// ddr2_test
module ddr2_test
	(
	input  wire          clk,
	input  wire          reset,
	input  wire          writes_en,
	input  wire          reads_en,
	input  wire          calib_done, 
	output reg           ib_re,
	input  wire [31:0]   ib_data,
	input  wire [7:0]    ib_count,  
	input  wire          ib_valid,
	input  wire          ib_empty,
	output reg           ob_we,
	output reg  [31:0]   ob_data,
	input  wire [9:0]    ob_count,
	output reg           p0_rd_en_o, 
	input  wire          p0_rd_empty,
	input  wire [31:0]   p0_rd_data,
	input  wire          p0_cmd_full,
	output reg           p0_cmd_en,
	output reg  [2:0]    p0_cmd_instr,
	output reg  [29:0]   p0_cmd_byte_addr,
	output wire [5:0]    p0_cmd_bl_o, 
	input  wire          p0_wr_full,
	output reg           p0_wr_en,
	output reg  [31:0]   p0_wr_data,
	output wire [3:0]    p0_wr_mask,
	output reg [26:0]		MEMORY_COUNT  
	);
For scale: ~1100 cells after synthesis, ~230 I/O pins.
export LEC_CHECK = 0
export ABC_AREA = 1
export CAP_MARGIN = 35
export CORE_ASPECT_RATIO = 1.9
export CORE_MARGIN = 2
export CORE_UTILIZATION = 72
export CTS_CLUSTER_DIAMETER = 315
export CTS_CLUSTER_SIZE = 35
export GPL_TIMING_DRIVEN = 1
export HOLD_SLACK_MARGIN = -0.06
export SETUP_SLACK_MARGIN = 0.43
export SLEW_MARGIN = 20
export TNS_END_PERCENT = 80
create_clock -name core_clock -period 1.9 [get_ports {clk}]
run.sh (not shown) runs the stock make flow with config.mk's settings and CLKGATE_MAP_FILE=.
The first run stopped in 4_1_cts, error DPL-0038.
Change:
Settings changed: ABC_AREA 1 to 0, CELL_PAD_IN_SITES_DETAIL_PLACEMENT set to 2, CORE_MARGIN 2 to 7, CORE_UTILIZATION 72 to 53, CTS_CLUSTER_DIAMETER 315 to 273, GPL_TIMING_DRIVEN 1 to 0, MAX_ROUTING_LAYER set to met4.
Clock period 1.9 ns to 4.09 ns, I/O delays scaled along.
Outcome: With this change the flow failed in 3_5_place_dp; die size came out higher by 50%; area after synthesis came out lower by 4.9%; synthesized cell count came out lower by 22%.
Change:
Settings changed: ABC_AREA 0 to not set, CAP_MARGIN 35 to 20, CELL_PAD_IN_SITES_DETAIL_PLACEMENT 2 to not set, CORE_ASPECT_RATIO 1.9 to not set, CORE_MARGIN 7 to 2, CORE_UTILIZATION 53 to 47, CTS_CLUSTER_DIAMETER 273 to not set, GPL_TIMING_DRIVEN 0 to 1, HOLD_SLACK_MARGIN -0.06 to not set, MAX_ROUTING_LAYER met4 to not set, PLACE_DENSITY_LB_ADDON set to 0.13, TNS_END_PERCENT 80 to not set.
Clock period 4.09 ns to 1.9 ns, I/O delays scaled along.
Outcome:
- Now the flow ran to the end with violations: setup timing
- synthesized cell count does not change
- area after synthesis stays the same
- die size is lower by 4.1%

The RTL this note starts from:
==> flow/design.v <==
`timescale 1ns/1ps
module ddr2_test
	(
	input  wire          clk,
	input  wire          reset,
	input  wire          writes_en,
	input  wire          reads_en,
	input  wire          calib_done, 
	output reg           ib_re,
	input  wire [31:0]   ib_data,
	input  wire [7:0]    ib_count,  
	input  wire          ib_valid,
	input  wire          ib_empty,
	output reg           ob_we,
	output reg  [31:0]   ob_data,
	input  wire [9:0]    ob_count,
	output reg           p0_rd_en_o, 
	input  wire          p0_rd_empty,
	input  wire [31:0]   p0_rd_data,
	input  wire          p0_cmd_full,
	output reg           p0_cmd_en,
	output reg  [2:0]    p0_cmd_instr,
	output reg  [29:0]   p0_cmd_byte_addr,
	output wire [5:0]    p0_cmd_bl_o, 
	input  wire          p0_wr_full,
	output reg           p0_wr_en,
	output reg  [31:0]   p0_wr_data,
	output wire [3:0]    p0_wr_mask,
	output reg [26:0]		MEMORY_COUNT  
	);
localparam FIFO_SIZE      = 1024;
localparam BURST_LEN      = 10;   
wire        rd_fifo_afull;
reg  [29:0] cmd_byte_addr_wr, cmd_byte_addr_rd;
reg  [5:0]  burst_cnt;
reg         write_mode;
reg         read_mode;
reg         reset_d;
assign p0_cmd_bl_o = BURST_LEN - 1;
assign p0_wr_mask = 4'b0000;
always @(posedge clk) write_mode <= writes_en;
always @(posedge clk) read_mode <= reads_en;
always @(posedge clk) reset_d <= reset;
integer state;
localparam s_idle  = 0,
           s_write1 = 10,
           s_write2 = 11,
           s_write3 = 12,
           s_read1 = 20,
           s_read2 = 21,
           s_read3 = 22,
           s_read4 = 23,
			  s_writecmd0 = 30,
			  s_writecmd1 = 31,
			  s_readcmd0 = 40,
			  s_readcmd1 = 41;
always @(posedge clk) begin
	if (reset_d) begin
		state           	<= s_idle;
		burst_cnt       	<= BURST_LEN;
		cmd_byte_addr_wr  <= 0;
		cmd_byte_addr_rd  <= 0;
		p0_cmd_instr 		<= 3'b0;
		p0_cmd_byte_addr 	<= 30'b0;
		MEMORY_COUNT		<= 0;
		p0_cmd_instr 	<= 3'd0;
		p0_cmd_en 		<= 1'b0;
		p0_wr_en 		<= 1'b0;
		p0_rd_en_o 		<= 1'b0;
		ib_re 			<= 1'b0;
		ob_we 			<= 1'b0;
	end else begin
		case (state)
			s_idle: begin
				p0_cmd_en 	<= 1'b0;  
				p0_wr_en 	<= 1'b0;	
				p0_rd_en_o 	<= 1'b0;
				ib_re 		<= 1'b0;
				ob_we 		<= 1'b0;
				burst_cnt <= BURST_LEN;
				if ((p0_cmd_full == 1'b0) && (p0_cmd_en == 1'b0) && calib_done==1 && write_mode==1 && (ib_count >= BURST_LEN) && (MEMORY_COUNT<(27'd0-4*BURST_LEN))) begin
					state <= s_write1;
				end else if ((p0_cmd_full == 1'b0) && (p0_cmd_en == 1'b0) && calib_done==1 && read_mode==1 && (ob_count<(FIFO_SIZE-1-4*BURST_LEN) ) && (MEMORY_COUNT>4*BURST_LEN)) begin
					state <= s_readcmd0;
				end
			end
			s_write1: begin
				p0_wr_en <= 1'b0;					  
				ib_re <= 1'b1;
				state <= s_write2;
			end
			s_write2: begin
				ib_re <= 1'b0;
				if(ib_valid==1) begin
					p0_wr_data <= ib_data;
					burst_cnt <= burst_cnt - 1;
					state <= s_write3;
				end
			end
			s_write3: begin
				if (p0_wr_full == 1'b0) begin
					p0_wr_en   <= 1'b1;
					if (burst_cnt == 6'd0) begin
						state <= s_writecmd0;
						MEMORY_COUNT	  <= MEMORY_COUNT+4*BURST_LEN;
					end else begin
						state 			  <= s_write1;
					end
				end
			end
			s_writecmd0: begin
				p0_wr_en    	  <= 1'b0;
				p0_cmd_byte_addr <= cmd_byte_addr_wr;
				cmd_byte_addr_wr <= cmd_byte_addr_wr + 4*BURST_LEN;  
				p0_cmd_instr     <= 3'b000;
				state 			  <= s_writecmd1;
			end
			s_writecmd1: begin
				p0_cmd_en <= 1'b1;				 
				state <= s_idle;					 
			end
			s_readcmd0: begin
				p0_cmd_instr <= 3'b001;						 	 
				p0_cmd_byte_addr <= cmd_byte_addr_rd; 	 
				state <= s_readcmd1;	
			end
			s_readcmd1: begin
				p0_cmd_en <= 1'b1;					 
				state <= s_read1;	
			end
			s_read1: begin
				p0_cmd_en <= 1'b0;				  
				if (p0_rd_empty==0) begin 		  
					p0_rd_en_o  <= 1'b1;			  
					state <= s_read2;
				end
			end
			s_read2: begin
				ob_data <= p0_rd_data;		 
				p0_rd_en_o  <= 1'b0;					 	 
				state <= s_read3;
			end
			s_read3: begin
				ob_we 		  <= 1'b1;		 
				burst_cnt <= burst_cnt - 1;		 
				state <= s_read4;
			end
			s_read4: begin
				ob_we <= 1'b0;								 
				if ((burst_cnt == 6'd0)) begin 	 
					MEMORY_COUNT <= MEMORY_COUNT - 4*BURST_LEN; 			 
					cmd_byte_addr_rd	<= cmd_byte_addr_rd + 4*BURST_LEN;  
					state <= s_idle;
				end else begin
					state <= s_read1;
				end
			end
		endcase
	end
end
endmodule
make LEC_CHECK=0 CAP_MARGIN=0 CORE_MARGIN=2 CORE_UTILIZATION=71 CTS_CLUSTER_SIZE=32 PLACE_DENSITY=0.65 SETUP_SLACK_MARGIN=-0.05 SLEW_MARGIN=20 finish   # period 2.05 ns
The baseline died in 4_1_cts.
Then changed:
==> flow/config.mk (replaced) <==
export PLATFORM = sky130hd
export DESIGN_NAME = ddr2_test
export DESIGN_NICKNAME = ddr2_test
export VERILOG_FILES = /design/flow/design.v
export SDC_FILE = /design/flow/constraint.sdc
export NUM_CORES = 4
export LEC_CHECK = 0
export CAP_MARGIN = 20
export CORE_MARGIN = 2
export CORE_UTILIZATION = 40
export PLACE_DENSITY = 0.6
export SLEW_MARGIN = 20
==> flow/constraint.sdc (replaced) <==
create_clock -name core_clock -period 3.0 [get_ports {clk}]
set_input_delay 0.6000 -clock core_clock [delete_from_list [all_inputs] [get_ports {clk}]]
set_output_delay 0.6000 -clock core_clock [all_outputs]
set_load 0.01 [all_outputs]
Result: The new run went through all stages and came out clean. Synthesized area does not change. Synthesized cell count is unchanged. Die area goes up by well over a third.
Then changed:
--- a/flow/config.mk
+++ b/flow/config.mk
@@ -7,6 +7,13 @@
 export LEC_CHECK = 0
 export CAP_MARGIN = 20
-export CORE_MARGIN = 2
+export CELL_PAD_IN_SITES_GLOBAL_PLACEMENT = 3
+export CORE_ASPECT_RATIO = 0.5
+export CORE_MARGIN = 3
 export CORE_UTILIZATION = 40
-export PLACE_DENSITY = 0.6
+export CTS_CLUSTER_DIAMETER = 340
+export CTS_CLUSTER_SIZE = 71
+export GPL_TIMING_DRIVEN = 0
+export PLACE_DENSITY = 0.35
+export SETUP_SLACK_MARGIN = -0.22
 export SLEW_MARGIN = 20
+export TNS_END_PERCENT = 5
After rerunning:
- This time the run ended with an error in 3_3_place_gp (GPL-0301)
- die size went up by 3.2%
- synthesized cell count does not change
- area after synthesis is unchanged
